### flow/run.sh
#!/bin/bash
# the make line also repeats each setting of config.mk as NAME=value (left out here)
make -C /OpenROAD-flow-scripts/flow DESIGN_CONFIG=/design/flow/config.mk WORK_HOME=/design/flow/orfs CLKGATE_MAP_FILE= finish
### flow/config.mk
export PLATFORM = sky130hd
export DESIGN_NAME = CPU
export DESIGN_NICKNAME = CPU
export VERILOG_FILES = /design/flow/design.v
export SDC_FILE = /design/flow/constraint.sdc
export NUM_CORES = 4
export LEC_CHECK = 0
export CAP_MARGIN = 20
export CORE_MARGIN = 2
export CORE_UTILIZATION = 61
export SETUP_SLACK_MARGIN = 1.23
export SLEW_MARGIN = 20
export TNS_END_PERCENT = 5
### flow/constraint.sdc
create_clock -name core_clock -period 9.66 [get_ports {clk}]
set_input_delay 1.9320 -clock core_clock [delete_from_list [all_inputs] [get_ports {clk}]]
set_output_delay 1.9320 -clock core_clock [all_outputs]
set_load 0.01 [all_outputs]
### flow/design.v
module Mux #(parameter N = 4)(
	input [N-1:0] A, B,
	input S,
	output [N-1:0] C
);
assign C = S? A: B;
endmodule 
module Adder #(parameter N = 4)(
    input [N-1:0] A,B,
    output [N-1:0] C
);
assign C = A+B;
endmodule
module Register #(parameter N = 10) (
	input clk, rst,
	input [N-1:0] D,
	input en,
	output logic [N-1:0] Q
);
always_ff @(posedge clk or posedge rst)
	if(rst) Q <= 10'h00;
	else if(en)
		Q <= D;
endmodule 
module Register_File(
    input  logic [3:0] A1, A2, A3,
    input  logic       clk,
    input  logic       rst,
    input  logic       WE3,
    input  logic [31:0] WD3,
    input  logic [31:0] R15,
    output logic [31:0] RD1, RD2
);
    logic [31:0] rf [14:0];   
    always_ff @(posedge clk) begin
        if (rst) begin
            for (int i = 0; i < 15; i++)
                rf[i] <= 32'h00000000;
        end else if (WE3) begin
            rf[A3] <= WD3;
        end
    end
    assign RD1 = (A1 == 4'b1111) ? R15 : rf[A1];
    assign RD2 = (A2 == 4'b1111) ? R15 : rf[A2];
endmodule
module Extender(
    input  logic [23:0] A,
    input  logic [1:0] ImmSrc,
    output logic [31:0] Out
);
 always_comb
    case(ImmSrc)
    2'b00: Out={24'b0,A[7:0]};
    2'b01: Out={20'b0,A[11:0]};
    2'b10: Out={{6{A[23]}},A[23:0],2'b00};
    default: Out=32'bx; 
    endcase
 endmodule
module ALU #(parameter N = 32)(
    input  logic [N-1:0] A,
    input  logic [N-1:0] B,
    input  logic [1:0]   ALUCtrl,
    output logic [N-1:0] Result,
    output logic [3:0]   Flags  
);
    logic [N:0] pre_Result;   
    logic [N:0] pre_Sub;      
    always_comb begin
        Result     = '0;
        pre_Result = '0;
        pre_Sub    = '0;
        Flags      = 4'b0000;
        case (ALUCtrl)
            2'b10: begin   
                Result = A & B;
            end
            2'b11: begin   
                Result = A | B;
            end
            2'b00: begin   
                pre_Result = {1'b0, A} + {1'b0, B};
                Result     = pre_Result[N-1:0];
                Flags[2]   = pre_Result[N];   
                Flags[3]   = (A[N-1] == B[N-1]) && (Result[N-1] != A[N-1]);  
            end
            2'b01: begin   
                pre_Sub    = {1'b0, A} - {1'b0, B};
                Result     = pre_Sub[N-1:0];
                Flags[2]   = pre_Sub[N];   
                Flags[3]   = (A[N-1] != B[N-1]) && (Result[N-1] != A[N-1]);  
            end
        endcase
        Flags[0] = (Result == 0);      
        Flags[1] = Result[N-1];        
    end
endmodule
module Condition_Check(
    input  logic [3:0] Flag,   
    input  logic [3:0] Cond,
    output logic       CondEx
);
logic V, C, N, Z;
assign {V, C, N, Z} = Flag;
always_comb begin
    case (Cond)
        4'b0000: CondEx = Z;                      
        4'b0001: CondEx = ~Z;                     
        4'b0010: CondEx = C;                      
        4'b0011: CondEx = ~C;                     
        4'b0100: CondEx = N;                      
        4'b0101: CondEx = ~N;                     
        4'b0110: CondEx = V;                      
        4'b0111: CondEx = ~V;                     
        4'b1000: CondEx = ~Z & C;                 
        4'b1001: CondEx = Z | ~C;                 
        4'b1010: CondEx = ~(N ^ V);               
        4'b1011: CondEx = N ^ V;                  
        4'b1100: CondEx = ~Z & ~(N ^ V);          
        4'b1101: CondEx = Z | (N ^ V);            
        4'b1110: CondEx = 1'b1;                   
        default: CondEx = 1'b0;                   
    endcase
end
endmodule
module Decoder (
	input logic [1:0] Op,
	input logic[5:0] Funct,
	input logic[3:0] Rd,
	output logic [1:0] FlagW,
	output logic PCS, RegW, MemW, MemtoReg, ALUSrc, 
	output logic [1:0] ImmSrc, RegSrc, ALUControl,
	output logic NoWrite
);
	logic Branch, ALUOP;
	PC_Logic pc_logic_inst(
		.Rd(Rd),
		.Branch(Branch), 
		.RegW(RegW),
		.PCS(PCS)
	);
	Main_Decoder main_decoder_inst(
		.Op(Op),
		.Funct(Funct),
		.Branch(Branch), 
		.RegW(RegW), 
		.MemW(MemW), 
		.MemtoReg(MemtoReg), 
		.ALUSrc(ALUSrc), 
		.ImmSrc(ImmSrc), 
		.RegSrc(RegSrc),
		.ALUOP(ALUOP)
	);
	ALU_Decoder alu_decoder_inst (
		.ALUOP(ALUOP),
		.Funct(Funct[4:0]),
		.ALUControl(ALUControl), 
		.FlagW(FlagW),
		.NoWrite(NoWrite)
	);
endmodule 
module PC_Logic (
	input logic [3:0] Rd,
	input logic Branch, RegW,
	output logic PCS
);
	assign PCS = ((Rd == 4'd15) & RegW) | Branch;
endmodule 
module Main_Decoder (
	input logic [1:0] Op,
	input logic [5:0] Funct,
	output logic Branch, RegW, MemW, MemtoReg, ALUSrc, 
	output logic [1:0] ImmSrc, RegSrc,
	output logic ALUOP
);
    always_comb begin
	     Branch = 0;
        RegW = 0;
        MemW = 0;
        MemtoReg = 0;
        ALUSrc = 0;
        ImmSrc = 2'b00;
        RegSrc = 2'b00;
        ALUOP = 0;
        case (Op)
            2'b00: begin
					 Branch = 0;
					 MemtoReg = 0;
					 MemW = 0;
					 RegW = 1;
					 ALUOP = 1;
                if (Funct[5] == 1'b0) begin
                    ALUSrc = 0;
                    RegSrc = 2'b00;
                end else begin
                    ALUSrc = 1;
                    ImmSrc = 2'b00;
                    RegSrc = 2'b00;  
                end
            end
            2'b01: begin
					 Branch = 0;
					 ALUSrc = 1;
					 ImmSrc = 2'b01;
					 ALUOP = 0;
                if (Funct[0] == 1'b0) begin
                    MemW  = 1;
                    RegW  = 0;
                    RegSrc = 2'b10;
                end else begin
						  MemtoReg = 1;
						  MemW = 0;
						  RegW = 1;
						  RegSrc = 2'b00;
                end
            end
            2'b10: begin
					 Branch = 1;
					 MemtoReg = 0;
					 MemW = 0;
					 ALUSrc = 1;
					 ImmSrc = 2'b10;
					 RegW = 0;
					 RegSrc = 2'b01;
					 ALUOP = 0;
            end
        endcase
    end
endmodule
module ALU_Decoder (
	input logic ALUOP,
	input logic [4:0] Funct,
	output logic [1:0] ALUControl, FlagW,
	output logic NoWrite
);
	always_comb begin
		 case (ALUOP)
			  1'b0: begin
					ALUControl = 2'b00;
					FlagW      = 2'b00;
					NoWrite    = 1'b0;
			  end
			  1'b1: begin
					case (Funct[4:1])
						 4'b0100: begin
							  ALUControl = 2'b00;
							  FlagW      = Funct[0] ? 2'b11 : 2'b00;
							  NoWrite    = 1'b0;
						 end
						 4'b0010: begin
							  ALUControl = 2'b01;
							  FlagW      = Funct[0] ? 2'b11 : 2'b00;
							  NoWrite    = 1'b0;
						 end
						 4'b0000: begin
							  ALUControl = 2'b10;
							  FlagW      = Funct[0] ? 2'b10 : 2'b00;
							  NoWrite    = 1'b0;
						 end
						 4'b1100: begin
							  ALUControl = 2'b11;
							  FlagW      = Funct[0] ? 2'b10 : 2'b00;
							  NoWrite    = 1'b0;
						 end
						 4'b1010: begin 
							  ALUControl = 2'b01;
							  FlagW = 2'b11;
							  NoWrite = 1'b1;
						 end
						 default: begin
							  ALUControl = 2'b00;
							  FlagW      = 2'b00;
							  NoWrite    = 1'b0;
						 end
					endcase
			  end
		 endcase
	end
endmodule 
module Control_Unit(
    input  logic [3:0] Cond,
    input  logic [1:0] Op,
    input  logic [5:0] Funct,
    input  logic [3:0] Rd,
    input  logic [3:0] Flags,
    input  logic       clk,
    input  logic       rst,
    output logic       PCSrc,
    output logic       MemtoReg,
    output logic       MemWrite,
    output logic [1:0] ALUControl,
    output logic       ALUSrc,
    output logic [1:0] ImmSrc,
    output logic       RegWrite,
    output logic [1:0] RegSrc
);
    logic       RegW;
    logic       MemW;
    logic       ALUOP;
    logic       Branch;
    logic       PCS;
    logic       CondEx;
    logic [1:0] FlagW;
    logic [3:0] ALUfLags;
	 logic NoWrite;
	Decoder decoder_inst (
		.Op(Op),
		.Funct(Funct),
		.Rd(Rd),
		.FlagW(FlagW),
		.PCS(PCS), 
		.RegW(RegW), 
		.MemW(MemW), 
		.MemtoReg(MemtoReg), 
		.ALUSrc(ALUSrc), 
		.ImmSrc(ImmSrc), 
		.RegSrc(RegSrc), 
		.ALUControl(ALUControl),
		.NoWrite(NoWrite)
	);
    Register #(2) Register_Flag1(
        .clk(clk), 
        .rst(rst),
        .D(Flags[3:2]),
        .en(FlagW[1] & CondEx),
        .Q(ALUfLags[3:2])
    );
    Register #(2) Register_Flag2(
        .clk(clk), 
        .rst(rst),
        .D(Flags[1:0]),
        .en(FlagW[0] & CondEx),
        .Q(ALUfLags[1:0])
    );
    Condition_Check inst_Condition_Check(
        .Flag(ALUfLags), 
        .Cond(Cond), 
        .CondEx(CondEx)
    );
    assign PCSrc     = PCS & CondEx & ~NoWrite;
    assign RegWrite  = RegW & CondEx;
    assign MemWrite  = MemW & CondEx;
endmodule
module CPU (
	input logic clk, rst,
	input logic [31:0] Instr,
	input logic [31:0] ReadData,
	output logic [31:0] WriteData,
	output logic MemWrite,
	output logic [31:0] PC,
	output logic [31:0] ALUResult,
	output logic [31:0] Result
);
	logic [3:0] RA1, RA2;
	logic [31:0] SrcA, SrcB;
	logic [31:0] next_PC, PCPlus4, PCPlus8;
	logic [31:0] ExtImm;
	logic PCSrc;
	logic MemtoReg;
	logic [1:0] ALUControl;
	logic ALUSrc;
	logic [1:0] ImmSrc;
	logic RegWrite;
	logic [1:0] RegSrc;
	logic [3:0] AluFlags;
	logic started;
	logic load_PC;
	always_ff @(posedge clk or posedge rst) begin
		if (rst)
			started <= 0;
		else
			started <= 1;
	end
	assign load_PC = started;
	Mux #(.N(32)) next_PC_inst (
		.A(Result),
		.B(PCPlus4),
		.S(PCSrc),
		.C(next_PC)
	);
	Register #(.N(32)) PC_Register (
		.clk(clk), 
		.rst(rst),
		.D(next_PC),
		.en(load_PC),
		.Q(PC)
	);
	Mux #(.N(4)) RA1_inst (
		.A(4'd15),
		.B(Instr[19:16]),
		.S(RegSrc[0]),
		.C(RA1)
	);
	Mux #(.N(4)) RA2_inst (
		.A(Instr[15:12]),
		.B(Instr[3:0]),
		.S(RegSrc[1]),
		.C(RA2)
	);
	Adder #(.N(32)) PCPlus4_inst (
		.A(PC),
		.B(32'd4),
		.C(PCPlus4)
	);
	Adder #(.N(32)) PCPlus8_inst (
		.A(32'd8),
		.B(PC),
		.C(PCPlus8)
	);
	Register_File Reg_file_inst (
		.A1(RA1),
		.A2(RA2),
		.A3(Instr[15:12]),
		.clk(clk),
		.rst(rst),
		.WE3(RegWrite),
		.R15(PCPlus8),
		.RD1(SrcA),
		.RD2(WriteData),
		.WD3(Result)
	);
	Extender Extender_ins (
		.A(Instr[23:0]),
		.ImmSrc(ImmSrc),
		.Out(ExtImm)
	);
	Mux #(.N(32)) ALUSrc_inst (
		.A(ExtImm),
		.B(WriteData),
		.S(ALUSrc),
		.C(SrcB)
	);
	ALU #(.N(32)) ALU_inst (
		.A(SrcA),
		.B(SrcB),
		.ALUCtrl(ALUControl),
		.Result(ALUResult),
		.Flags(AluFlags)
	);
	Mux #(.N(32)) MemToReg_inst (
		.A(ReadData),
		.B(ALUResult),
		.S(MemtoReg),
		.C(Result)
	);
	Control_Unit CU_Inst (
		.clk(clk),
		.rst(rst),
		.Cond(Instr[31:28]),
		.Op(Instr[27:26]),
		.Funct(Instr[25:20]),
		.Rd(Instr[15:12]),
		.Flags(AluFlags),
		.PCSrc(PCSrc),
		.MemtoReg(MemtoReg),
		.MemWrite(MemWrite),
		.ALUControl(ALUControl),
		.ALUSrc(ALUSrc),
		.ImmSrc(ImmSrc),
		.RegWrite(RegWrite),
		.RegSrc(RegSrc)
	);
endmodule
==> tab_implementation.tex, run 1 <==
% Implementation results table
\begin{tabular}{lr}
\hline
Metric & Value \\
\hline
\multicolumn{2}{l}{\textbf{Synthesis}} \\
\quad Mapped Avg Cell Area & slightly below 10 sq um \\
\quad Top logic cell family in the synthesized netlist & simple AND/OR/NAND/NOR gates \\
\quad Total cells reported by yosys after synthesis & approximately 3.6k \\
\quad Proportion of synthesized flip-flops having asynchronous set or reset & 0.0713 \\
\quad Synthesized cell area & 34700 sq um \\
\quad Number of nets at floorplan & roughly 3.7k \\
\quad Post-synth top area cell & sky130\_fd\_sc\_hd\_\_edfxtp\_1 \\
\quad Cells after Synth & 3558 \\
\quad Number of distinct library cells after synthesis & just over 100 \\
\quad Most numerous cell in the Yosys netlist & sky130\_fd\_sc\_hd\_\_nor2\_1 \\
\quad EDFF count, synth & 482 \\
\quad Aoi/oai-family share of the synthesized area & 0.147 \\
\quad Most common flop cell mapped by yosys & sky130\_fd\_sc\_hd\_\_edfxtp\_1 \\
\quad Adder and majority gate portion of the synthesized area & 0.0398 \\
\quad Syn. warnings & 9 \\
\quad Post-Synth Simple-Gate Area & 0.161 \\
\quad Yosys chip area & about 35000 sq um \\
\quad Parity-gate share of the synthesized area counting xor and xnor cells & 0.0200 \\
\quad FF+latch count, synth & a little over 500 \\
\quad Portion of synthesized cell area occupied by the leading cell type & 0.417 \\
\quad Seq share, synth & 0.444 \\
\quad Mux share & 0.133 \\
\quad Top cells, area & sky130\_fd\_sc\_hd\_\_edfxtp\_1 (42\%), sky130\_fd\_sc\_hd\_\_mux4\_2 (7.6\%), sky130\_fd\_sc\_hd\_\_nor2\_1 (7.4\%) \\
\quad Most frequent cells after synthesis & sky130\_fd\_sc\_hd\_\_nor2\_1 (681), sky130\_fd\_sc\_hd\_\_edfxtp\_1 (482), sky130\_fd\_sc\_hd\_\_nand2\_1 (351) \\
\multicolumn{2}{l}{\textbf{Clock network}} \\
\quad Num CTS Buffers & roughly 53 \\
\quad Maximum buffer depth of the clock tree & 3 \\
\quad \# hold bufs at CTS & 0 \\
\quad CTS sink cnt & just over 500 \\
\quad Cell at the root of the clock tree & sky130\_fd\_sc\_hd\_\_clkbuf\_16 \\
\quad CTS HTree Levels & 2 \\
\multicolumn{2}{l}{\textbf{Floorplanning}} \\
\quad Horizontal die dimension & approximately 240 microns \\
\quad Vertical die dimension & 242 microns \\
\quad Die Area & between 50000 and 60000 sq um \\
\quad Core utilization before placement & 0.616 \\
\quad Row Count & between 80 and 90 \\
\quad Num ports & slightly below 200 \\
\quad Core Region & 56300 sq um \\
\multicolumn{2}{l}{\textbf{Placed design}} \\
\quad Standard cell area after detailed placement & approximately 42000 sq um \\
\quad Pre-CTS setup slack & -798 ps \\
\quad Number of placed instances, taps included & between 4k and 5k \\
\quad Final Wtd Congestion & roughly 1.0 \\
\quad HPWL reported at the end of detailed placement & about 110 mm \\
\quad Number of port buffers & between 150 and 200 \\
\multicolumn{2}{l}{\textbf{GRT}} \\
\quad Total congestion overflow & 7 \\
\quad Aggregate global-route resource usage & 0.807 \\
\multicolumn{2}{l}{\textbf{Status}} \\
\quad Error that stopped the run & [ERROR GRT-0232] Routing congestion too high. Check the congestion heatmap in the GUI. \\
\quad Result of the run & aborted with a tool error \\
\quad Halt Stage & 5\_1\_grt \\
\hline
\end{tabular}
## routing by layer
metal  GRT overflow  track usage
met5              0        0.554
met4              3        0.712
met3              0        0.752
met2              2        0.908
met1              2        0.817
## repair_timing
item                       CTS
setup buffers               61
pin swaps                   86
gates cloned                 3
setup endpoints to repair   63
hold endpoints to repair     0
resized                    240
## stage by stage
| step | hold WS [ps] | setup TNS (ps) | total power, mW |
|---|---|---|---|
| 3_3_place_gp | 500 | -19180 | 7.30 |
| 3_5_place_dp | 522 | -20730 | 7.38 |
| 2_1_floorplan | 463 | 0 | 4.86 |
| 4_1_cts | 533 | 0 | 9.97 |
==> inputs of run 2 (changes only) <==
- CORE_UTILIZATION: 61 -> 68
- CTS_CLUSTER_SIZE: default -> 41
- SETUP_SLACK_MARGIN: 1.23 -> 0.54
- TNS_END_PERCENT: 5 -> default
- clock period: 9.66 -> 9.61 ns (I/O delays scaled with it)
==> run 2 against run 1 <==
Effect of this change:
- the flow again stops in 5_1_grt
- synthesized area did not move
- synthesized cell count unchanged
- die area decreased by 10%
==> tab_implementation.tex, run 2 <==
% Implementation results table
\begin{tabular}{lr}
\hline
Metric & Value \\
\hline
\multicolumn{2}{l}{\textbf{Status}} \\
\quad Result of the run & aborted with a tool error \\
\quad Halt Stage & 5\_1\_grt \\
\quad Error that stopped the run & [ERROR GRT-0116] Global routing finished with congestion. Check the congestion regions in the DRC Viewer. \\
\multicolumn{2}{l}{\textbf{Synthesis}} \\
\quad Number of distinct library cells after synthesis & 101 (unchanged) \\
\quad Parity-gate share of the synthesized area counting xor and xnor cells & 0.0200 (unchanged) \\
\quad Yosys chip area & 34700 sq um (unchanged) \\
\quad Top logic cell family in the synthesized netlist & simple AND/OR/NAND/NOR gates \\
\quad Aoi/oai-family share of the synthesized area & 0.147 (unchanged) \\
\quad Post-synth top area cell & sky130\_fd\_sc\_hd\_\_edfxtp\_1 \\
\quad Mapped Avg Cell Area & 9.75 sq um (unchanged) \\
\quad Number of nets at floorplan & 3733 (unchanged) \\
\quad Syn. warnings & 9 (unchanged) \\
\quad Seq share, synth & 0.444 (unchanged) \\
\quad Most numerous cell in the Yosys netlist & sky130\_fd\_sc\_hd\_\_nor2\_1 \\
\quad Top cells, area & sky130\_fd\_sc\_hd\_\_edfxtp\_1 (42\%), sky130\_fd\_sc\_hd\_\_mux4\_2 (7.6\%), sky130\_fd\_sc\_hd\_\_nor2\_1 (7.4\%) \\
\quad Mux share & 0.133 (unchanged) \\
\quad Proportion of synthesized flip-flops having asynchronous set or reset & 0.0713 (unchanged) \\
\quad Most frequent cells after synthesis & sky130\_fd\_sc\_hd\_\_nor2\_1 (681), sky130\_fd\_sc\_hd\_\_edfxtp\_1 (482), sky130\_fd\_sc\_hd\_\_nand2\_1 (351) \\
\quad Total cells reported by yosys after synthesis & 3558 (unchanged) \\
\quad Post-Synth Simple-Gate Area & 0.161 (unchanged) \\
\quad Cells after Synth & 3558 (unchanged) \\
\quad Most common flop cell mapped by yosys & sky130\_fd\_sc\_hd\_\_edfxtp\_1 \\
\quad EDFF count, synth & 482 (unchanged) \\
\quad Portion of synthesized cell area occupied by the leading cell type & 0.417 (unchanged) \\
\quad FF+latch count, synth & 519 (unchanged) \\
\quad Synthesized cell area & 34700 sq um (unchanged) \\
\quad Adder and majority gate portion of the synthesized area & 0.0398 (unchanged) \\
\multicolumn{2}{l}{\textbf{Floorplanning}} \\
\quad Core utilization before placement & 0.690 (+0.0736) \\
\quad Num ports & 195 (unchanged) \\
\quad Row Count & 82 (-5.7\%) \\
\quad Die Area & 52800 sq um (-10\%) \\
\quad Vertical die dimension & 230 microns (-5.2\%) \\
\quad Core Region & 50300 sq um (-11\%) \\
\quad Horizontal die dimension & 230 microns (-5.2\%) \\
\multicolumn{2}{l}{\textbf{Placed design}} \\
\quad Standard cell area after detailed placement & 41400 sq um (-0.70\%) \\
\quad HPWL reported at the end of detailed placement & 105 mm (-4.5\%) \\
\quad Number of port buffers & 194 (unchanged) \\
\quad Final Wtd Congestion & 1.09 (+3.7\%) \\
\quad Pre-CTS setup slack & -888 ps (-90.6 ps) \\
\multicolumn{2}{l}{\textbf{Clock network}} \\
\quad Cell at the root of the clock tree & sky130\_fd\_sc\_hd\_\_clkbuf\_16 \\
\quad Num CTS Buffers & 52 (-1.9\%) \\
\quad CTS sink cnt & 519 (unchanged) \\
\quad \# hold bufs at CTS & 0 (unchanged) \\
\quad Maximum buffer depth of the clock tree & 3 (unchanged) \\
\quad CTS HTree Levels & 2 (unchanged) \\
\multicolumn{2}{l}{\textbf{GRT}} \\
\quad Aggregate global-route resource usage & 0.842 \\
\quad Total congestion overflow & 6 \\
\hline
\end{tabular}
-- run 2: routing by layer --
| metal | GRT overflow | track usage |
|---|---|---|
| met1 | 1 | 0.851 |
| met2 | 1 | 0.941 |
| met4 | 2 | 0.763 |
| met5 | 0 | 0.604 |
| met3 | 2 | 0.781 |
-- run 2: through the flow --
stage,hold slack (ps),cells,power (mW),util
after CTS,542,4920,9.71,0.887
after detailed placement,527,4738,7.27,0.823
after global placement,499,4738,7.15,0.823
after floorplan,463,3558,4.86,-
-- run 2: timing repair --
item,4_1_cts
gates resized,327
hold endpoints to repair,0
buffers inserted,84
gates cloned,4
endpoints found under the setup margin,58
pin swaps,107
==> inputs of run 3 (changes only) <==
- CORE_UTILIZATION: 68 -> 70
- CTS_CLUSTER_DIAMETER: default -> 112
- CTS_CLUSTER_SIZE: 41 -> default
- SETUP_SLACK_MARGIN: 0.54 -> 1.8
- clock period: 9.61 -> 13.5 ns (I/O delays scaled with it)
==> run 3 against run 2 <==
Effect of this change:
- the run again fails in 5_1_grt
- die area fell by 2.8%
- synthesized cell count did not move
- synthesized area did not move
==> tab_implementation.tex, run 3 <==
% Implementation results table
\begin{tabular}{lr}
\hline
Metric & Value \\
\hline
\multicolumn{2}{l}{\textbf{Synthesis}} \\
\quad EDFF count, synth & 482 (unchanged) \\
\quad Post-Synth Simple-Gate Area & 0.161 (unchanged) \\
\quad Seq share, synth & 0.444 (unchanged) \\
\quad Mapped Avg Cell Area & 9.75 sq um (unchanged) \\
\quad Synthesized cell area & 34700 sq um (unchanged) \\
\quad Most numerous cell in the Yosys netlist & sky130\_fd\_sc\_hd\_\_nor2\_1 \\
\quad Portion of synthesized cell area occupied by the leading cell type & 0.417 (unchanged) \\
\quad Top cells, area & sky130\_fd\_sc\_hd\_\_edfxtp\_1 (42\%), sky130\_fd\_sc\_hd\_\_mux4\_2 (7.6\%), sky130\_fd\_sc\_hd\_\_nor2\_1 (7.4\%) \\
\quad Adder and majority gate portion of the synthesized area & 0.0398 (unchanged) \\
\quad Syn. warnings & 9 (unchanged) \\
\quad Cells after Synth & 3558 (unchanged) \\
\quad Mux share & 0.133 (unchanged) \\
\quad Top logic cell family in the synthesized netlist & simple AND/OR/NAND/NOR gates \\
\quad Most frequent cells after synthesis & sky130\_fd\_sc\_hd\_\_nor2\_1 (681), sky130\_fd\_sc\_hd\_\_edfxtp\_1 (482), sky130\_fd\_sc\_hd\_\_nand2\_1 (351) \\
\quad Number of nets at floorplan & 3733 (unchanged) \\
\quad Number of distinct library cells after synthesis & 101 (unchanged) \\
\quad Aoi/oai-family share of the synthesized area & 0.147 (unchanged) \\
\quad FF+latch count, synth & 519 (unchanged) \\
\quad Yosys chip area & 34700 sq um (unchanged) \\
\quad Total cells reported by yosys after synthesis & 3558 (unchanged) \\
\quad Most common flop cell mapped by yosys & sky130\_fd\_sc\_hd\_\_edfxtp\_1 \\
\quad Post-synth top area cell & sky130\_fd\_sc\_hd\_\_edfxtp\_1 \\
\quad Proportion of synthesized flip-flops having asynchronous set or reset & 0.0713 (unchanged) \\
\quad Parity-gate share of the synthesized area counting xor and xnor cells & 0.0200 (unchanged) \\
\multicolumn{2}{l}{\textbf{Placed design}} \\
\quad Number of placed instances, taps included & 4232 (-11\%) \\
\quad Final Wtd Congestion & 1.07 (-1.8\%) \\
\quad Pre-CTS setup slack & 657 ps (+1550 ps) \\
\quad Number of port buffers & 194 (unchanged) \\
\quad HPWL reported at the end of detailed placement & 98.3 mm (-6.4\%) \\
\multicolumn{2}{l}{\textbf{Floorplanning}} \\
\quad Die Area & 51300 sq um (-2.8\%) \\
\quad Row Count & 81 (-1.2\%) \\
\quad Horizontal die dimension & 227 microns (-1.4\%) \\
\quad Vertical die dimension & 227 microns (-1.4\%) \\
\quad Core utilization before placement & 0.709 (+0.0186) \\
\quad Core Region & 49000 sq um (-2.6\%) \\
\quad Num ports & 195 (unchanged) \\
\multicolumn{2}{l}{\textbf{Clock network}} \\
\quad Num CTS Buffers & 48 (-7.7\%) \\
\quad CTS sink cnt & 519 (unchanged) \\
\quad Cell at the root of the clock tree & sky130\_fd\_sc\_hd\_\_clkbuf\_16 \\
\quad CTS HTree Levels & 2 (unchanged) \\
\quad \# hold bufs at CTS & 0 (unchanged) \\
\quad Maximum buffer depth of the clock tree & 3 (unchanged) \\
\multicolumn{2}{l}{\textbf{Status}} \\
\quad Halt Stage & 5\_1\_grt \\
\quad Result of the run & aborted with a tool error \\
\quad Error that stopped the run & [ERROR GRT-0232] Routing congestion too high. Check the congestion heatmap in the GUI. \\
\multicolumn{2}{l}{\textbf{GRT}} \\
\quad Aggregate global-route resource usage & 0.880 \\
\quad Total congestion overflow & 363 \\
\hline
\end{tabular}
==> run 3: repair_timing <==
item,in CTS
resized,93
pin swaps,15
buffers inserted,34
cloned,6
hold endpoints to repair,0
setup endpoints to repair,52
==> run 3: per-stage QoR <==
stage | area, sq um | utilization
after floorplan | 34700 | -
after CTS | 39700 | 0.810
after detailed placement | 37300 | 0.762
after global placement | 37300 | 0.762
==> run 3: layer usage <==
metal / GRT overflow / global-route usage
met5: 25 / 0.736
met4: 104 / 0.843
met3: 64 / 0.825
met2: 128 / 0.950
met1: 42 / 0.883
==> inputs of run 4 (changes only) <==
- CORE_UTILIZATION: 70 -> 40
- CTS_CLUSTER_DIAMETER: 112 -> default
- SETUP_SLACK_MARGIN: 1.8 -> default
- clock period: 13.5 -> 17.2 ns (I/O delays scaled with it)
==> run 4 against run 3 <==
Effect of this change:
- now clean on timing, DRC and antenna
- synthesized area is the same
- synthesized cell count is the same
- die area grew 73%
==> tab_implementation.tex, run 4 <==
% Table of physical implementation metrics
\begin{tabular}{lr}
\hline
Metric & Value \\
\hline
\multicolumn{2}{l}{\textbf{Status}} \\
\quad Result of the run & timing/DRC/antenna clean \\
\multicolumn{2}{l}{\textbf{Synthesis}} \\
\quad Seq share, synth & 0.444 (unchanged) \\
\quad Yosys chip area & 34700 sq um (unchanged) \\
\quad Most common flop cell mapped by yosys & sky130\_fd\_sc\_hd\_\_edfxtp\_1 \\
\quad Aoi/oai-family share of the synthesized area & 0.147 (unchanged) \\
\quad Syn. warnings & 9 (unchanged) \\
\quad Adder and majority gate portion of the synthesized area & 0.0398 (unchanged) \\
\quad Portion of synthesized cell area occupied by the leading cell type & 0.417 (unchanged) \\
\quad Number of nets at floorplan & 3733 (unchanged) \\
\quad FF+latch count, synth & 519 (unchanged) \\
\quad Post-synth top area cell & sky130\_fd\_sc\_hd\_\_edfxtp\_1 \\
\quad Mapped Avg Cell Area & 9.75 sq um (unchanged) \\
\quad Top cells, area & sky130\_fd\_sc\_hd\_\_edfxtp\_1 (42\%), sky130\_fd\_sc\_hd\_\_mux4\_2 (7.6\%), sky130\_fd\_sc\_hd\_\_nor2\_1 (7.4\%) \\
\quad Most numerous cell in the Yosys netlist & sky130\_fd\_sc\_hd\_\_nor2\_1 \\
\quad Number of distinct library cells after synthesis & 101 (unchanged) \\
\quad Most frequent cells after synthesis & sky130\_fd\_sc\_hd\_\_nor2\_1 (681), sky130\_fd\_sc\_hd\_\_edfxtp\_1 (482), sky130\_fd\_sc\_hd\_\_nand2\_1 (351) \\
\quad Synthesized cell area & 34700 sq um (unchanged) \\
\quad Cells after Synth & 3558 (unchanged) \\
\quad Mux share & 0.133 (unchanged) \\
\quad Proportion of synthesized flip-flops having asynchronous set or reset & 0.0713 (unchanged) \\
\quad EDFF count, synth & 482 (unchanged) \\
\quad Top logic cell family in the synthesized netlist & simple AND/OR/NAND/NOR gates \\
\quad Parity-gate share of the synthesized area counting xor and xnor cells & 0.0200 (unchanged) \\
\quad Post-Synth Simple-Gate Area & 0.161 (unchanged) \\
\quad Total cells reported by yosys after synthesis & 3558 (unchanged) \\
\multicolumn{2}{l}{\textbf{Timing}} \\
\quad Final Hold Vio Count & 0 \\
\quad Worst Skew & 18.2 ps \\
\quad Final critical delay including setup and external delays & 15770 ps \\
\quad Cycle use final & 0.917 \\
\quad Worst slew margin relative to its limit & 0.241 \\
\quad Final setup TNS & 0 ps \\
\quad Top achievable clock speed & between 60 and 70 MHz \\
\quad Setup slack after layout & about 1400 ps \\
\quad Setup violation total in the final timing report & 0 \\
\quad Tightest Pin Transition & around 1100 ps \\
\quad Max-slew violation total from the final report & 0 \\
\quad RSZ-0062 raised after global routing & false \\
\multicolumn{2}{l}{\textbf{Worst setup path}} \\
\quad Start point of the critical path & Instr[27] \\
\quad FF-to-FF Start & PC\_Register.Q[3] \\
\quad Kind of cell adding the most delay to the critical path & multiplexers \\
\quad Reg2reg end & Reg\_file\_inst.rf[14][31] \\
\quad Crit-path max cell delay & 770 ps \\
\quad Cell mode on critical path & sky130\_fd\_sc\_hd\_\_nor2\_1 \\
\quad Cells along the critical path & clkdlybuf4s50\_1 -> inv\_1 -> ha\_1 -> nand2b\_1 -> mux2\_8 -> buf\_4 -> mux4\_2 -> mux4\_2 -> nor2\_1 -> nor2\_1 -> a31o\_2 -> ha\_1 -> nand4b\_1 -> nor4\_1 -> o211ai\_1 -> a21oi\_2 -> a21oi\_1 -> nor2\_1 -> mux2i\_1 -> a31oi\_4 -> mux2i\_4 -> inv\_2 -> clkdlybuf4s50\_1 \\
\quad Critical Path Stages & 23 \\
\quad Buffer-and-inverter tally for the worst setup path & 5 \\
\quad CP required & between 10000 and 15000 ps \\
\quad Kind of start point of the critical path & input port \\
\quad Kind of critical path & in -> out \\
\quad Critical-path top delay cell & sky130\_fd\_sc\_hd\_\_mux2\_8 \\
\quad Highest fanout seen on the critical path & between 60 and 70 \\
\quad Sort of element at the end of the critical path & output port \\
\quad Destination of the critical timing path & Result[31] \\
\quad Worst-case register-to-register setup slack & roughly 9800 ps \\
\quad Worst r2r path cells & 22 \\
\quad Arrival @ worst endpoint & $\sim$12000 ps \\
\multicolumn{2}{l}{\textbf{Power}} \\
\quad Proportion of total power due to net switching & 0.411 \\
\quad Peak supply drop & 0.0000827 V \\
\quad Sequential power & roughly 1.6 mW \\
\quad Part of the total power dissipated in the clock network & 0.244 \\
\quad Pint & slightly below 3 mW \\
\quad Main power group & combinational cells \\
\quad Pwr Density & about 120 nW/um\^{}2 \\
\quad Switching component of the power & 2.02 mW \\
\quad Combinational cell fraction of total power & 0.431 \\
\quad Comb group & 2.12 mW \\
\quad Power attributed to the clock group & between 1 and 1.5 mW \\
\quad Leakage & between 15 and 20 nW \\
\quad Sequential fraction of design power & 0.325 \\
\multicolumn{2}{l}{\textbf{Cells and area}} \\
\quad Final standard cell utilization of the core & 0.462 \\
\quad FILL cells & between 7k and 8k \\
\quad Post-layout net count & around 3.8k \\
\quad Area added between synthesis and finish & 14.1\% \\
\quad Post-layout instance area & a little under 40000 sq um \\
\multicolumn{2}{l}{\textbf{Placed design}} \\
\quad Final Wtd Congestion & 0.955 (-10\%) \\
\quad Pre-CTS setup slack & 1640 ps (+980 ps) \\
\quad Number of port buffers & 194 (unchanged) \\
\quad Standard cell area after detailed placement & 37800 sq um (+1.4\%) \\
\quad HPWL reported at the end of detailed placement & 95.4 mm (-2.9\%) \\
\multicolumn{2}{l}{\textbf{Clock network}} \\
\quad \# hold bufs at CTS & 0 (unchanged) \\
\quad Maximum buffer depth of the clock tree & 3 (unchanged) \\
\quad Number of instances resized during post-cts repair & 0 (-100\%) \\
\quad Cell at the root of the clock tree & sky130\_fd\_sc\_hd\_\_clkbuf\_16 \\
\quad CTS sink cnt & 519 (unchanged) \\
\quad CTS HTree Levels & 2 (unchanged) \\
\quad Clock latency reported for the late side of the worst-skew pair & $\sim$620 ps \\
\quad Num CTS Buffers & 56 (+17\%) \\
\quad Clock-pin slew on the worst setup and hold paths & 60 ps \\
\quad Setup Buffers After CTS & 0 (-100\%) \\
\quad Clock tree from TritonCTS & yes \\
\multicolumn{2}{l}{\textbf{Detailed routing}} \\
\quad Average detailed-routed wire length per instance & $\sim$30 microns \\
\quad Iteration-0 DRC count of the detailed router & between 4k and 5k \\
\quad First-pass iteration count of the detailed router & 6 \\
\quad Number of antenna repair diodes & 0 \\
\quad DRC viols & 0 \\
\quad Overall via count from detail\_route & approximately 30k \\
\quad Count of antenna-violating nets left after detailed routing & 0 \\
\quad WL final & roughly 140 mm \\
\quad Via count normalized by instance count & a little over 6 \\
\multicolumn{2}{l}{\textbf{Floorplanning}} \\
\quad Horizontal die dimension & 298 microns (+32\%) \\
\quad Core Region & 85500 sq um (+75\%) \\
\quad Core utilization before placement & 0.405 (-0.303) \\
\quad Vertical die dimension & 298 microns (+32\%) \\
\quad Num ports & 195 (unchanged) \\
\quad Die Area & 89100 sq um (+73\%) \\
\quad Row Count & 107 (+32\%) \\
\multicolumn{2}{l}{\textbf{GRT}} \\
\quad Most congested layer reported by global routing & met2 \\
\quad Met3 layer usage reported by global route & 0.0724 \\
\quad First-pass GRT wire length & roughly 200 mm \\
\quad Pin count of the biggest net entering global routing & approximately 110 \\
\quad Initial antenna violation count & 4 \\
\quad Total congestion overflow & 0 \\
\quad Via count of the first global-routing pass & 28.9k \\
\quad Aggregate global-route resource usage & 0.314 \\
\quad Met1 capacity usage during global routing & 0.420 \\
\quad Met2 layer usage reported by global route & 0.483 \\
\multicolumn{2}{l}{\textbf{Worst hold path}} \\
\quad Hold Crit Depth & 2 \\
\quad Worst hold path type & reg -> reg \\
\quad Worst hold path endpoint & CU\_Inst.Register\_Flag1.Q[0] \\
\quad Hold Startpoint & CU\_Inst.Register\_Flag1.Q[0] \\
\multicolumn{2}{l}{\textbf{Flow run}} \\
\quad Warning total across the stage logs & $\sim$100 \\
\quad Number of max-cap violations & 0 \\
\hline
\end{tabular}
-- run 4: cell type report --
cell class | count | area (sq um) | share of cell area
inverters | 172 | 646 | 0.0163
flip-flops and latches | 519 | 15400 | 0.389
clock buffers | 70 | 1450 | 0.0367
repair buffers | 297 | 2730 | 0.0691
multi-input cells | 2569 | 17600 | 0.445
clock inverters | 34 | 300 | 0.00759
well taps | 1144 | 1430 | 0.0362
-- run 4: layer usage --
| layer | part of all wire | vias to the layer above |
|---|---|---|
| li1 | - | 12960 |
| met1 | 0.39 | 14666 |
| met2 | 0.45 | 1927 |
| met3 | 0.12 | 366 |
| met4 | 0.050 | 2 |
| met5 | 0.000091 | - |
-- run 4: through the flow --
stage	power, mW	std cells	hold slack (ps)
2_1_floorplan	2.71	3558	463
3_3_place_gp	3.69	4701	504
3_5_place_dp	3.68	4701	494
4_1_cts	4.86	4805	507
5_1_grt	5.09	4805	520
6_report	4.91	4805	495
==> inputs of run 5 (changes only) <==
- CORE_UTILIZATION: 40 -> 65
- CTS_CLUSTER_SIZE: default -> 63
- SETUP_SLACK_MARGIN: default -> 0.55
- clock period: 17.2 -> 9.61 ns (I/O delays scaled with it)
==> run 5 against run 4 <==
Effect of this change:
- the flow now stops in 5_1_grt
- synthesized area unchanged
- synthesized cell count stayed put
- die area shrank 38%
==> tab_implementation.tex, run 5 <==
% Implementation results table
\begin{tabular}{lr}
\hline
Metric & Value \\
\hline
\multicolumn{2}{l}{\textbf{Placed design}} \\
\quad HPWL reported at the end of detailed placement & 105 mm (+10\%) \\
\quad Standard cell area after detailed placement & 41300 sq um (+9.2\%) \\
\quad Final Wtd Congestion & 1.06 (+11\%) \\
\quad Number of port buffers & 194 (unchanged) \\
\multicolumn{2}{l}{\textbf{Synthesis}} \\
\quad Aoi/oai-family share of the synthesized area & 0.147 (unchanged) \\
\quad Synthesized cell area & 34700 sq um (unchanged) \\
\quad Cells after Synth & 3558 (unchanged) \\
\quad Most frequent cells after synthesis & sky130\_fd\_sc\_hd\_\_nor2\_1 (681), sky130\_fd\_sc\_hd\_\_edfxtp\_1 (482), sky130\_fd\_sc\_hd\_\_nand2\_1 (351) \\
\quad Number of distinct library cells after synthesis & 101 (unchanged) \\
\quad Parity-gate share of the synthesized area counting xor and xnor cells & 0.0200 (unchanged) \\
\quad Yosys chip area & 34700 sq um (unchanged) \\
\quad Mux share & 0.133 (unchanged) \\
\quad Post-Synth Simple-Gate Area & 0.161 (unchanged) \\
\quad Top cells, area & sky130\_fd\_sc\_hd\_\_edfxtp\_1 (42\%), sky130\_fd\_sc\_hd\_\_mux4\_2 (7.6\%), sky130\_fd\_sc\_hd\_\_nor2\_1 (7.4\%) \\
\quad Number of nets at floorplan & 3733 (unchanged) \\
\quad Adder and majority gate portion of the synthesized area & 0.0398 (unchanged) \\
\quad Mapped Avg Cell Area & 9.75 sq um (unchanged) \\
\quad FF+latch count, synth & 519 (unchanged) \\
\quad Portion of synthesized cell area occupied by the leading cell type & 0.417 (unchanged) \\
\quad EDFF count, synth & 482 (unchanged) \\
\quad Syn. warnings & 9 (unchanged) \\
\quad Post-synth top area cell & sky130\_fd\_sc\_hd\_\_edfxtp\_1 \\
\quad Total cells reported by yosys after synthesis & 3558 (unchanged) \\
\quad Seq share, synth & 0.444 (unchanged) \\
\quad Top logic cell family in the synthesized netlist & simple AND/OR/NAND/NOR gates \\
\quad Proportion of synthesized flip-flops having asynchronous set or reset & 0.0713 (unchanged) \\
\quad Most common flop cell mapped by yosys & sky130\_fd\_sc\_hd\_\_edfxtp\_1 \\
\quad Most numerous cell in the Yosys netlist & sky130\_fd\_sc\_hd\_\_nor2\_1 \\
\multicolumn{2}{l}{\textbf{Floorplanning}} \\
\quad Row Count & 84 (-21\%) \\
\quad Num ports & 195 (unchanged) \\
\quad Core Region & 52700 sq um (-38\%) \\
\quad Die Area & 55200 sq um (-38\%) \\
\quad Vertical die dimension & 235 microns (-21\%) \\
\quad Horizontal die dimension & 235 microns (-21\%) \\
\quad Core utilization before placement & 0.659 (+0.253) \\
\multicolumn{2}{l}{\textbf{Clock network}} \\
\quad CTS HTree Levels & 2 (unchanged) \\
\quad \# hold bufs at CTS & 0 (unchanged) \\
\quad CTS sink cnt & 519 (unchanged) \\
\quad Num CTS Buffers & 52 (-7.1\%) \\
\quad Maximum buffer depth of the clock tree & 3 (unchanged) \\
\quad Cell at the root of the clock tree & sky130\_fd\_sc\_hd\_\_clkbuf\_16 \\
\multicolumn{2}{l}{\textbf{Status}} \\
\quad Halt Stage & 5\_1\_grt \\
\quad Result of the run & aborted with a tool error \\
\hline
\end{tabular}
## run 5: stage by stage
| step | total power [mW] | setup WS, ps | cells | setup TNS (ps) |
|---|---|---|---|---|
| 4_1_cts | 9.78 | 314 | 4932 | 0 |
| 2_1_floorplan | 4.86 | 553 | 3558 | 0 |
| 3_3_place_gp | 7.21 | -697 | 4740 | -17560 |
| 3_5_place_dp | 7.33 | -834 | 4742 | -21850 |
## run 5: what timing repair did
item	4_1_cts
pin swaps	116
setup endpoints to repair	57
cloned	9
buffers inserted	86
resized	391
==> inputs of run 6 (changes only) <==
- SETUP_SLACK_MARGIN: 0.55 -> 0.85
==> run 6 against run 5 <==
Effect of this change:
- die area is the same
- the run again fails in 5_1_grt
- synthesized area stayed put
- synthesized cell count is the same
==> tab_implementation.tex, run 6 <==
% Implementation results table
\begin{tabular}{lr}
\hline
Metric & Value \\
\hline
\multicolumn{2}{l}{\textbf{Synthesis}} \\
\quad EDFF count, synth & 482 (unchanged) \\
\quad Number of nets at floorplan & 3733 (unchanged) \\
\quad Most numerous cell in the Yosys netlist & sky130\_fd\_sc\_hd\_\_nor2\_1 \\
\quad Aoi/oai-family share of the synthesized area & 0.147 (unchanged) \\
\quad Parity-gate share of the synthesized area counting xor and xnor cells & 0.0200 (unchanged) \\
\quad Mux share & 0.133 (unchanged) \\
\quad Post-Synth Simple-Gate Area & 0.161 (unchanged) \\
\quad Top cells, area & sky130\_fd\_sc\_hd\_\_edfxtp\_1 (42\%), sky130\_fd\_sc\_hd\_\_mux4\_2 (7.6\%), sky130\_fd\_sc\_hd\_\_nor2\_1 (7.4\%) \\
\quad Total cells reported by yosys after synthesis & 3558 (unchanged) \\
\quad Most frequent cells after synthesis & sky130\_fd\_sc\_hd\_\_nor2\_1 (681), sky130\_fd\_sc\_hd\_\_edfxtp\_1 (482), sky130\_fd\_sc\_hd\_\_nand2\_1 (351) \\
\quad Number of distinct library cells after synthesis & 101 (unchanged) \\
\quad Top logic cell family in the synthesized netlist & simple AND/OR/NAND/NOR gates \\
\quad Proportion of synthesized flip-flops having asynchronous set or reset & 0.0713 (unchanged) \\
\quad Adder and majority gate portion of the synthesized area & 0.0398 (unchanged) \\
\quad FF+latch count, synth & 519 (unchanged) \\
\quad Seq share, synth & 0.444 (unchanged) \\
\quad Most common flop cell mapped by yosys & sky130\_fd\_sc\_hd\_\_edfxtp\_1 \\
\quad Yosys chip area & 34700 sq um (unchanged) \\
\quad Mapped Avg Cell Area & 9.75 sq um (unchanged) \\
\quad Cells after Synth & 3558 (unchanged) \\
\quad Syn. warnings & 9 (unchanged) \\
\quad Portion of synthesized cell area occupied by the leading cell type & 0.417 (unchanged) \\
\quad Synthesized cell area & 34700 sq um (unchanged) \\
\quad Post-synth top area cell & sky130\_fd\_sc\_hd\_\_edfxtp\_1 \\
\multicolumn{2}{l}{\textbf{Floorplanning}} \\
\quad Die Area & 55200 sq um (unchanged) \\
\quad Num ports & 195 (unchanged) \\
\quad Core utilization before placement & 0.659 (unchanged) \\
\quad Vertical die dimension & 235 microns (unchanged) \\
\quad Horizontal die dimension & 235 microns (unchanged) \\
\quad Row Count & 84 (unchanged) \\
\quad Core Region & 52700 sq um (unchanged) \\
\multicolumn{2}{l}{\textbf{Status}} \\
\quad Result of the run & aborted with a tool error \\
\quad Error that stopped the run & [ERROR GRT-0232] Routing congestion too high. Check the congestion heatmap in the GUI. \\
\quad Halt Stage & 5\_1\_grt \\
\multicolumn{2}{l}{\textbf{Placed design}} \\
\quad Number of placed instances, taps included & 4751 (+0.19\%) \\
\quad HPWL reported at the end of detailed placement & 108 mm (+3.0\%) \\
\quad Final Wtd Congestion & 1.06 (+0.47\%) \\
\quad Number of port buffers & 194 (unchanged) \\
\multicolumn{2}{l}{\textbf{Clock network}} \\
\quad Cell at the root of the clock tree & sky130\_fd\_sc\_hd\_\_clkbuf\_16 \\
\quad Maximum buffer depth of the clock tree & 3 (unchanged) \\
\quad \# hold bufs at CTS & 0 (unchanged) \\
\quad CTS HTree Levels & 2 (unchanged) \\
\quad CTS sink cnt & 519 (unchanged) \\
\quad Num CTS Buffers & 52 (unchanged) \\
\multicolumn{2}{l}{\textbf{GRT}} \\
\quad Total congestion overflow & approximately 120 \\
\quad Aggregate global-route resource usage & 0.842 \\
\hline
\end{tabular}
-- run 6: per-layer routing --
metal | global-route usage | GRT overflow
met1 | 0.847 | 10
met2 | 0.932 | 58
met3 | 0.791 | 8
met5 | 0.594 | 1
met4 | 0.772 | 40
-- run 6: repair_timing --
item                       in CTS
gates cloned                   10
setup endpoints to repair      62
pin swaps                     105
buffers inserted              109
gates resized                 440
-- run 6: metrics by stage --
stage               setup slack (ps)  area [sq um]
floorplan                        799         34900
global placement                -722         41500
detailed placement              -748         41500
CTS                              312         45500
==> inputs of run 7 (changes only) <==
- CORE_UTILIZATION: 65 -> 45
- CTS_CLUSTER_SIZE: 63 -> default
- SETUP_SLACK_MARGIN: 0.85 -> default
- clock period: 9.61 -> 18.1 ns (I/O delays scaled with it)
==> run 7 against run 6 <==
Effect of this change:
- now clean on timing, DRC and antenna
- die area rose by 44%
- synthesized cell count did not move
- synthesized area did not move
==> tab_implementation.tex, run 7 <==
% Table of physical implementation metrics
\begin{tabular}{lr}
\hline
Metric & Value \\
\hline
\multicolumn{2}{l}{\textbf{Worst setup path}} \\
\quad Worst r2r path cells & 22 \\
\quad Sort of element at the end of the critical path & output port \\
\quad Critical Path Stages & 25 \\
\quad Highest fanout seen on the critical path & 68 \\
\quad Kind of critical path & in -> out \\
\quad Reg2reg end & Reg\_file\_inst.rf[5][27] \\
\quad Arrival @ worst endpoint & around 12000 ps \\
\quad Cell mode on critical path & sky130\_fd\_sc\_hd\_\_nor2\_1 \\
\quad Kind of cell adding the most delay to the critical path & buffers and inverters \\
\quad Start point of the critical path & Instr[27] \\
\quad Buffer-and-inverter tally for the worst setup path & 6 \\
\quad Kind of start point of the critical path & input port \\
\quad FF-to-FF Start & PC\_Register.Q[3] \\
\quad Crit-path max cell delay & between 700 and 800 ps \\
\quad Destination of the critical timing path & Result[31] \\
\quad CP required & $\sim$14000 ps \\
\quad Worst-case register-to-register setup slack & between 10000 and 15000 ps \\
\quad Critical-path top delay cell & sky130\_fd\_sc\_hd\_\_mux2\_8 \\
\multicolumn{2}{l}{\textbf{GRT}} \\
\quad Via count of the first global-routing pass & approximately 28k \\
\quad Initial antenna violation count & 1 \\
\quad Aggregate global-route resource usage & 0.345 \\
\quad First-pass GRT wire length & around 200 mm \\
\quad Total congestion overflow & 0 \\
\quad Pin count of the biggest net entering global routing & slightly below 70 \\
\multicolumn{2}{l}{\textbf{Timing}} \\
\quad RSZ-0062 raised after global routing & false \\
\quad Tightest Pin Transition & 1080 ps \\
\quad Cycle use final & 0.882 \\
\quad Worst slew margin relative to its limit & 0.275 \\
\quad Worst Skew & 37.5 ps \\
\quad Setup violation total in the final timing report & 0 \\
\quad Final critical delay including setup and external delays & roughly 16000 ps \\
\quad Final Hold Vio Count & 0 \\
\quad Max-slew violation total from the final report & 0 \\
\quad Final setup TNS & 0 ps \\
\quad Top achievable clock speed & 62.6 MHz \\
\multicolumn{2}{l}{\textbf{Clock network}} \\
\quad Maximum buffer depth of the clock tree & 3 (unchanged) \\
\quad Num CTS Buffers & 54 (+3.8\%) \\
\quad CTS HTree Levels & 2 (unchanged) \\
\quad Clock-pin slew on the worst setup and hold paths & roughly 60 ps \\
\quad Cell at the root of the clock tree & sky130\_fd\_sc\_hd\_\_clkbuf\_16 \\
\quad Setup Buffers After CTS & 0 (-100\%) \\
\quad CTS sink cnt & 519 (unchanged) \\
\quad \# hold bufs at CTS & 0 (unchanged) \\
\quad Clock tree from TritonCTS & yes \\
\quad Clock latency reported for the late side of the worst-skew pair & around 640 ps \\
\quad Number of instances resized during post-cts repair & 0 (-100\%) \\
\multicolumn{2}{l}{\textbf{Synthesis}} \\
\quad Most common flop cell mapped by yosys & sky130\_fd\_sc\_hd\_\_edfxtp\_1 \\
\quad Top logic cell family in the synthesized netlist & simple AND/OR/NAND/NOR gates \\
\quad Aoi/oai-family share of the synthesized area & 0.147 (unchanged) \\
\quad Number of distinct library cells after synthesis & 101 (unchanged) \\
\quad Adder and majority gate portion of the synthesized area & 0.0398 (unchanged) \\
\quad Cells after Synth & 3558 (unchanged) \\
\quad Mapped Avg Cell Area & 9.75 sq um (unchanged) \\
\quad Post-Synth Simple-Gate Area & 0.161 (unchanged) \\
\quad Seq share, synth & 0.444 (unchanged) \\
\quad Post-synth top area cell & sky130\_fd\_sc\_hd\_\_edfxtp\_1 \\
\quad EDFF count, synth & 482 (unchanged) \\
\quad Parity-gate share of the synthesized area counting xor and xnor cells & 0.0200 (unchanged) \\
\quad Total cells reported by yosys after synthesis & 3558 (unchanged) \\
\quad Top cells, area & sky130\_fd\_sc\_hd\_\_edfxtp\_1 (42\%), sky130\_fd\_sc\_hd\_\_mux4\_2 (7.6\%), sky130\_fd\_sc\_hd\_\_nor2\_1 (7.4\%) \\
\quad Number of nets at floorplan & 3733 (unchanged) \\
\quad Yosys chip area & 34700 sq um (unchanged) \\
\quad Mux share & 0.133 (unchanged) \\
\quad Portion of synthesized cell area occupied by the leading cell type & 0.417 (unchanged) \\
\quad Syn. warnings & 9 (unchanged) \\
\quad Proportion of synthesized flip-flops having asynchronous set or reset & 0.0713 (unchanged) \\
\quad Most frequent cells after synthesis & sky130\_fd\_sc\_hd\_\_nor2\_1 (681), sky130\_fd\_sc\_hd\_\_edfxtp\_1 (482), sky130\_fd\_sc\_hd\_\_nand2\_1 (351) \\
\quad FF+latch count, synth & 519 (unchanged) \\
\quad Most numerous cell in the Yosys netlist & sky130\_fd\_sc\_hd\_\_nor2\_1 \\
\quad Synthesized cell area & 34700 sq um (unchanged) \\
\multicolumn{2}{l}{\textbf{Power}} \\
\quad Power attributed to the clock group & about 1.1 mW \\
\quad Sequential fraction of design power & 0.333 \\
\quad Main power group & combinational cells \\
\quad Leakage & 15.0 nW \\
\quad Proportion of total power due to net switching & 0.411 \\
\quad Pint & $\sim$2.7 mW \\
\quad Combinational cell fraction of total power & 0.431 \\
\quad Pwr Density & 116 nW/um\^{}2 \\
\quad Switching component of the power & roughly 1.9 mW \\
\quad Peak supply drop & $\sim$0.00008 V \\
\quad Comb group & between 1.5 and 2 mW \\
\quad Part of the total power dissipated in the clock network & 0.236 \\
\quad Sequential power & approximately 1.5 mW \\
\multicolumn{2}{l}{\textbf{Worst hold path}} \\
\quad Worst hold path endpoint & CU\_Inst.Register\_Flag1.Q[0] \\
\quad Hold Crit Depth & 2 \\
\quad Hold Startpoint & CU\_Inst.Register\_Flag1.Q[0] \\
\quad Worst hold path type & reg -> reg \\
\multicolumn{2}{l}{\textbf{Status}} \\
\quad Result of the run & timing/DRC/antenna clean \\
\multicolumn{2}{l}{\textbf{Floorplanning}} \\
\quad Core Region & 76100 sq um (+44\%) \\
\quad Die Area & 79300 sq um (+44\%) \\
\quad Horizontal die dimension & 282 microns (+20\%) \\
\quad Vertical die dimension & 282 microns (+20\%) \\
\quad Num ports & 195 (unchanged) \\
\quad Row Count & 101 (+20\%) \\
\quad Core utilization before placement & 0.456 (-0.203) \\
\multicolumn{2}{l}{\textbf{Detailed routing}} \\
\quad First-pass iteration count of the detailed router & 8 \\
\quad Via count normalized by instance count & 6.39 \\
\quad Number of antenna repair diodes & 0 \\
\quad Iteration-0 DRC count of the detailed router & about 4.2k \\
\quad DRC viols & 0 \\
\quad Overall via count from detail\_route & roughly 30k \\
\quad WL final & approximately 140 mm \\
\quad Count of antenna-violating nets left after detailed routing & 0 \\
\quad Average detailed-routed wire length per instance & 29.6 microns \\
\multicolumn{2}{l}{\textbf{Cells and area}} \\
\quad Area added between synthesis and finish & 13.4\% \\
\quad Post-layout net count & around 3.8k \\
\quad Final standard cell utilization of the core & 0.517 \\
\quad FF/Latch Area & roughly 15000 sq um \\
\quad Footprint of the multi-input gates & between 15000 and 20000 sq um \\
\quad FILL cells & approximately 7k \\
\multicolumn{2}{l}{\textbf{Flow run}} \\
\quad Number of max-cap violations & 0 \\
\quad Warning total across the stage logs & 98 \\
\multicolumn{2}{l}{\textbf{Placed design}} \\
\quad HPWL reported at the end of detailed placement & 94.0 mm (-13\%) \\
\quad Final Wtd Congestion & 0.982 (-7.8\%) \\
\quad Number of port buffers & 194 (unchanged) \\
\hline
\end{tabular}
==> run 7: through the flow <==
step / cells / power [mW] / hold slack [ps] / setup WS [ps] / instance area, sq um
2_1_floorplan: 3558 / 2.58 / 463 / 5490 / 34700
5_1_grt: 4692 / 4.72 / 553 / 1810 / 39300
6_report: 4692 / 4.55 / 526 / 2130 / 39300
3_3_place_gp: 4590 / 3.45 / 513 / 2450 / 37700
3_5_place_dp: 4590 / 3.44 / 519 / 2370 / 37700
4_1_cts: 4692 / 4.50 / 532 / 2350 / 39300
==> run 7: layout make-up <==
type	instances	share of cell area
repair buffers	300	0.0694
multi-input cells	2569	0.448
clock buffers	64	0.0356
clock inverters	38	0.00674
flip-flops and latches	519	0.391
well taps	1030	0.0328
inverters	172	0.0164
==> run 7: layer usage <==
metal	vias up	wire length, microns	track usage
met4	2	5370	0.122
met3	294	16200	0.0824
met5	-	13	0
met2	1904	61300	0.525
met1	14811	55800	0.483
li1	12969	-	-
==> inputs of run 8 (changes only) <==
- ABC_AREA: default -> 1
- CAP_MARGIN: 20 -> 30
- CELL_PAD_IN_SITES_DETAIL_PLACEMENT: default -> 1
- CORE_ASPECT_RATIO: default -> 0.94
- CORE_UTILIZATION: 45 -> 47
- GPL_TIMING_DRIVEN: default -> 0
- MAX_ROUTING_LAYER: default -> met4
- MIN_ROUTING_LAYER: default -> met2
- SETUP_SLACK_MARGIN: default -> 4.93
- SLEW_MARGIN: 20 -> 35
- TNS_END_PERCENT: default -> 95
- clock period: 18.1 -> 20.0 ns (I/O delays scaled with it)
==> run 8 against run 7 <==
Effect of this change:
- the flow now stops in 5_1_grt
- synthesized cell count rose by 41%
- synthesized area rose by 8.7%
- die area rose by 4.0%
==> tab_implementation.tex, run 8 <==
% Implementation results table
\begin{tabular}{lr}
\hline
Metric & Value \\
\hline
\multicolumn{2}{l}{\textbf{Synthesis}} \\
\quad Proportion of synthesized flip-flops having asynchronous set or reset & 0.0695 (-0.00174) \\
\quad Post-Synth Simple-Gate Area & 0.270 (+0.109) \\
\quad Adder and majority gate portion of the synthesized area & 0.0366 (-0.00319) \\
\quad Aoi/oai-family share of the synthesized area & 0.158 (+0.0103) \\
\quad Yosys chip area & 37700 sq um (+8.7\%) \\
\quad Top logic cell family in the synthesized netlist & simple AND/OR/NAND/NOR gates \\
\quad Most numerous cell in the Yosys netlist & sky130\_fd\_sc\_hd\_\_nand2\_1 \\
\quad Portion of synthesized cell area occupied by the leading cell type & 0.394 (-0.0231) \\
\quad Most common flop cell mapped by yosys & sky130\_fd\_sc\_hd\_\_edfxtp\_1 \\
\quad Seq share, synth & 0.419 (-0.0253) \\
\quad Most frequent cells after synthesis & sky130\_fd\_sc\_hd\_\_nand2\_1 (1015), sky130\_fd\_sc\_hd\_\_nor2\_1 (733), sky130\_fd\_sc\_hd\_\_inv\_1 (497) \\
\quad Number of distinct library cells after synthesis & 63 (-38\%) \\
\quad Mapped Avg Cell Area & 7.50 sq um (-23\%) \\
\quad Parity-gate share of the synthesized area counting xor and xnor cells & 0.0109 (-0.00903) \\
\quad Syn. warnings & 9 (unchanged) \\
\quad FF+latch count, synth & 532 (+2.5\%) \\
\quad EDFF count, synth & 495 (+2.7\%) \\
\quad Synthesized cell area & 37700 sq um (+8.7\%) \\
\quad Mux share & 0 (-0.133) \\
\quad Number of nets at floorplan & 5201 (+39\%) \\
\quad Top cells, area & sky130\_fd\_sc\_hd\_\_edfxtp\_1 (39\%), sky130\_fd\_sc\_hd\_\_nand2\_1 (10\%), sky130\_fd\_sc\_hd\_\_nor2\_1 (7.3\%) \\
\quad Post-synth top area cell & sky130\_fd\_sc\_hd\_\_edfxtp\_1 \\
\quad Total cells reported by yosys after synthesis & 5026 (+41\%) \\
\quad Cells after Synth & 5026 (+41\%) \\
\multicolumn{2}{l}{\textbf{Clock network}} \\
\quad Num CTS Buffers & 57 (+5.6\%) \\
\quad \# hold bufs at CTS & 0 (unchanged) \\
\quad CTS sink cnt & 532 (+2.5\%) \\
\quad Cell at the root of the clock tree & sky130\_fd\_sc\_hd\_\_clkbuf\_16 \\
\quad Maximum buffer depth of the clock tree & 3 (unchanged) \\
\quad CTS HTree Levels & 2 (unchanged) \\
\multicolumn{2}{l}{\textbf{Placed design}} \\
\quad Standard cell area after detailed placement & 41200 sq um (+9.3\%) \\
\quad Number of port buffers & 193 (-0.52\%) \\
\quad Final Wtd Congestion & 1.42 (+44\%) \\
\quad Pre-CTS setup slack & 4400 ps (+2030 ps) \\
\quad HPWL reported at the end of detailed placement & 182 mm (+94\%) \\
\multicolumn{2}{l}{\textbf{Floorplanning}} \\
\quad Horizontal die dimension & 296 microns (+5.2\%) \\
\quad Die Area & 82500 sq um (+4.0\%) \\
\quad Core utilization before placement & 0.475 (+0.0195) \\
\quad Num ports & 195 (unchanged) \\
\quad Vertical die dimension & 279 microns (-1.1\%) \\
\quad Core Region & 79300 sq um (+4.3\%) \\
\quad Row Count & 100 (-0.99\%) \\
\multicolumn{2}{l}{\textbf{Status}} \\
\quad Result of the run & aborted with a tool error \\
\quad Error that stopped the run & [ERROR GRT-0116] Global routing finished with congestion. Check the congestion regions in the DRC Viewer. \\
\quad Halt Stage & 5\_1\_grt \\
\multicolumn{2}{l}{\textbf{GRT}} \\
\quad Aggregate global-route resource usage & 1.01 \\
\quad Total congestion overflow & around 3.6k \\
\hline
\end{tabular}
run 8: through the flow:
stage               hold slack [ps]  instances
CTS                             611       6401
global placement                572       6290
detailed placement              585       6293
floorplan                       494       5026
run 8: repair_timing:
item,in CTS
hold endpoints to repair,0
cloned,0
setup endpoints to repair,17
pin swaps,1
buffers inserted,2
resized,25
run 8: per-layer routing:
metal  overflow  track usage
met1          -            -
met2        663        0.974
met3       2628         1.17
met4        324        0.827
met5          -            -
==> inputs of run 9 (changes only) <==
- ABC_AREA: 1 -> default
- CAP_MARGIN: 30 -> 20
- CELL_PAD_IN_SITES_DETAIL_PLACEMENT: 1 -> default
- CORE_ASPECT_RATIO: 0.94 -> default
- CORE_UTILIZATION: 47 -> 58
- GPL_TIMING_DRIVEN: 0 -> default
- MAX_ROUTING_LAYER: met4 -> default
- MIN_ROUTING_LAYER: met2 -> default
- SETUP_SLACK_MARGIN: 4.93 -> default
- SLEW_MARGIN: 35 -> 20
- TNS_END_PERCENT: 95 -> default
- clock period: 20.0 -> 11.1 ns (I/O delays scaled with it)
==> run 9 against run 8 <==
Effect of this change:
- the run now finishes clean
- die area fell by 25%
- synthesized area shrank 8.0%
- synthesized cell count shrank 29%
==> tab_implementation.tex, run 9 <==
% Table of physical implementation metrics
\begin{tabular}{lr}
\hline
Metric & Value \\
\hline
\multicolumn{2}{l}{\textbf{Synthesis}} \\
\quad EDFF count, synth & 482 (-2.6\%) \\
\quad Top logic cell family in the synthesized netlist & simple AND/OR/NAND/NOR gates \\
\quad Post-Synth Simple-Gate Area & 0.161 (-0.109) \\
\quad Top cells, area & sky130\_fd\_sc\_hd\_\_edfxtp\_1 (42\%), sky130\_fd\_sc\_hd\_\_mux4\_2 (7.6\%), sky130\_fd\_sc\_hd\_\_nor2\_1 (7.4\%) \\
\quad FF+latch count, synth & 519 (-2.4\%) \\
\quad Most numerous cell in the Yosys netlist & sky130\_fd\_sc\_hd\_\_nor2\_1 \\
\quad Post-synth top area cell & sky130\_fd\_sc\_hd\_\_edfxtp\_1 \\
\quad Mux share & 0.133 (+0.133) \\
\quad Adder and majority gate portion of the synthesized area & 0.0398 (+0.00319) \\
\quad Number of nets at floorplan & 3733 (-28\%) \\
\quad Total cells reported by yosys after synthesis & 3558 (-29\%) \\
\quad Parity-gate share of the synthesized area counting xor and xnor cells & 0.0200 (+0.00903) \\
\quad Number of distinct library cells after synthesis & 101 (+60\%) \\
\quad Synthesized cell area & 34700 sq um (-8.0\%) \\
\quad Aoi/oai-family share of the synthesized area & 0.147 (-0.0103) \\
\quad Most frequent cells after synthesis & sky130\_fd\_sc\_hd\_\_nor2\_1 (681), sky130\_fd\_sc\_hd\_\_edfxtp\_1 (482), sky130\_fd\_sc\_hd\_\_nand2\_1 (351) \\
\quad Mapped Avg Cell Area & 9.75 sq um (+30\%) \\
\quad Cells after Synth & 3558 (-29\%) \\
\quad Yosys chip area & 34700 sq um (-8.0\%) \\
\quad Portion of synthesized cell area occupied by the leading cell type & 0.417 (+0.0231) \\
\quad Seq share, synth & 0.444 (+0.0253) \\
\quad Most common flop cell mapped by yosys & sky130\_fd\_sc\_hd\_\_edfxtp\_1 \\
\quad Proportion of synthesized flip-flops having asynchronous set or reset & 0.0713 (+0.00174) \\
\quad Syn. warnings & 9 (unchanged) \\
\multicolumn{2}{l}{\textbf{Cells and area}} \\
\quad FF/Latch Area & between 15000 and 20000 sq um \\
\quad FILL cells & around 4.3k \\
\multicolumn{2}{l}{\textbf{Floorplanning}} \\
\quad Row Count & 89 (-11\%) \\
\quad Num ports & 195 (unchanged) \\
\quad Horizontal die dimension & 249 microns (-16\%) \\
\quad Die Area & 61800 sq um (-25\%) \\
\quad Core Region & 59000 sq um (-26\%) \\
\quad Vertical die dimension & 249 microns (-11\%) \\
\quad Core utilization before placement & 0.588 (+0.112) \\
\multicolumn{2}{l}{\textbf{Clock network}} \\
\quad Cell at the root of the clock tree & sky130\_fd\_sc\_hd\_\_clkbuf\_16 \\
\quad Num CTS Buffers & 49 (-14\%) \\
\quad CTS HTree Levels & 2 (unchanged) \\
\quad CTS sink cnt & 519 (-2.4\%) \\
\quad \# hold bufs at CTS & 0 (unchanged) \\
\quad Maximum buffer depth of the clock tree & 3 (unchanged) \\
\multicolumn{2}{l}{\textbf{Placed design}} \\
\quad Final Wtd Congestion & 1.06 (-25\%) \\
\quad Number of port buffers & 194 (+0.52\%) \\
\quad Standard cell area after detailed placement & 39800 sq um (-3.4\%) \\
\multicolumn{2}{l}{\textbf{Power}} \\
\quad Pwr Density & about 190 nW/um\^{}2 \\
\quad Sequential fraction of design power & 0.310 \\
\multicolumn{2}{l}{\textbf{GRT}} \\
\quad Total congestion overflow & 0 \\
\quad Aggregate global-route resource usage & 0.471 \\
\multicolumn{2}{l}{\textbf{Status}} \\
\quad Result of the run & timing/DRC/antenna clean \\
\multicolumn{2}{l}{\textbf{Worst setup path}} \\
\quad Start point of the critical path & Instr[27] \\
\quad Critical-path top delay cell & sky130\_fd\_sc\_hd\_\_mux4\_2 \\
\hline
\end{tabular}
-- run 9: cell type report --
| type | count | share of cell area |
|---|---|---|
| clock buffers | 63 | 0.0312 |
| repair buffers | 584 | 0.126 |
| clock inverters | 23 | 0.00502 |
| multi-input cells | 2572 | 0.428 |
| inverters | 172 | 0.0155 |
| well taps | 773 | 0.0232 |
| flip-flops and latches | 519 | 0.370 |
| diodes | 8 | 0.000481 |
-- run 9: routing by layer --
metal | global-route usage | up-vias
li1 | - | 13531
met1 | 0.589 | 15738
met2 | 0.688 | 3186
met3 | 0.200 | 887
met4 | 0.264 | 27
met5 | 0.00695 | -
-- run 9: what timing repair did --
| item | in CTS | in global routing |
|---|---|---|
| endpoints found under the setup margin | 6 | 30 |
| gates cloned | 0 | 3 |
| gates resized | 6 | 50 |
| setup buffers | 1 | 4 |
| pin swaps | 1 | 10 |
-- run 9: through the flow --
stage | hold WS (ps) | instances | TNS [ps] | utilization | worst slack [ps]
after floorplan | 463 | 3558 | 0 | - | 1290
after global placement | 520 | 4610 | -228 | 0.673 | -176
after detailed placement | 514 | 4612 | -131 | 0.674 | -84.6
after CTS | 528 | 4699 | 0 | 0.700 | 0.925
after global routing | 581 | 4706 | -30.9 | 0.705 | -20.5
final | 535 | 4714 | 0 | 0.705 | 127
Power is estimated from default activity; no workload was simulated.
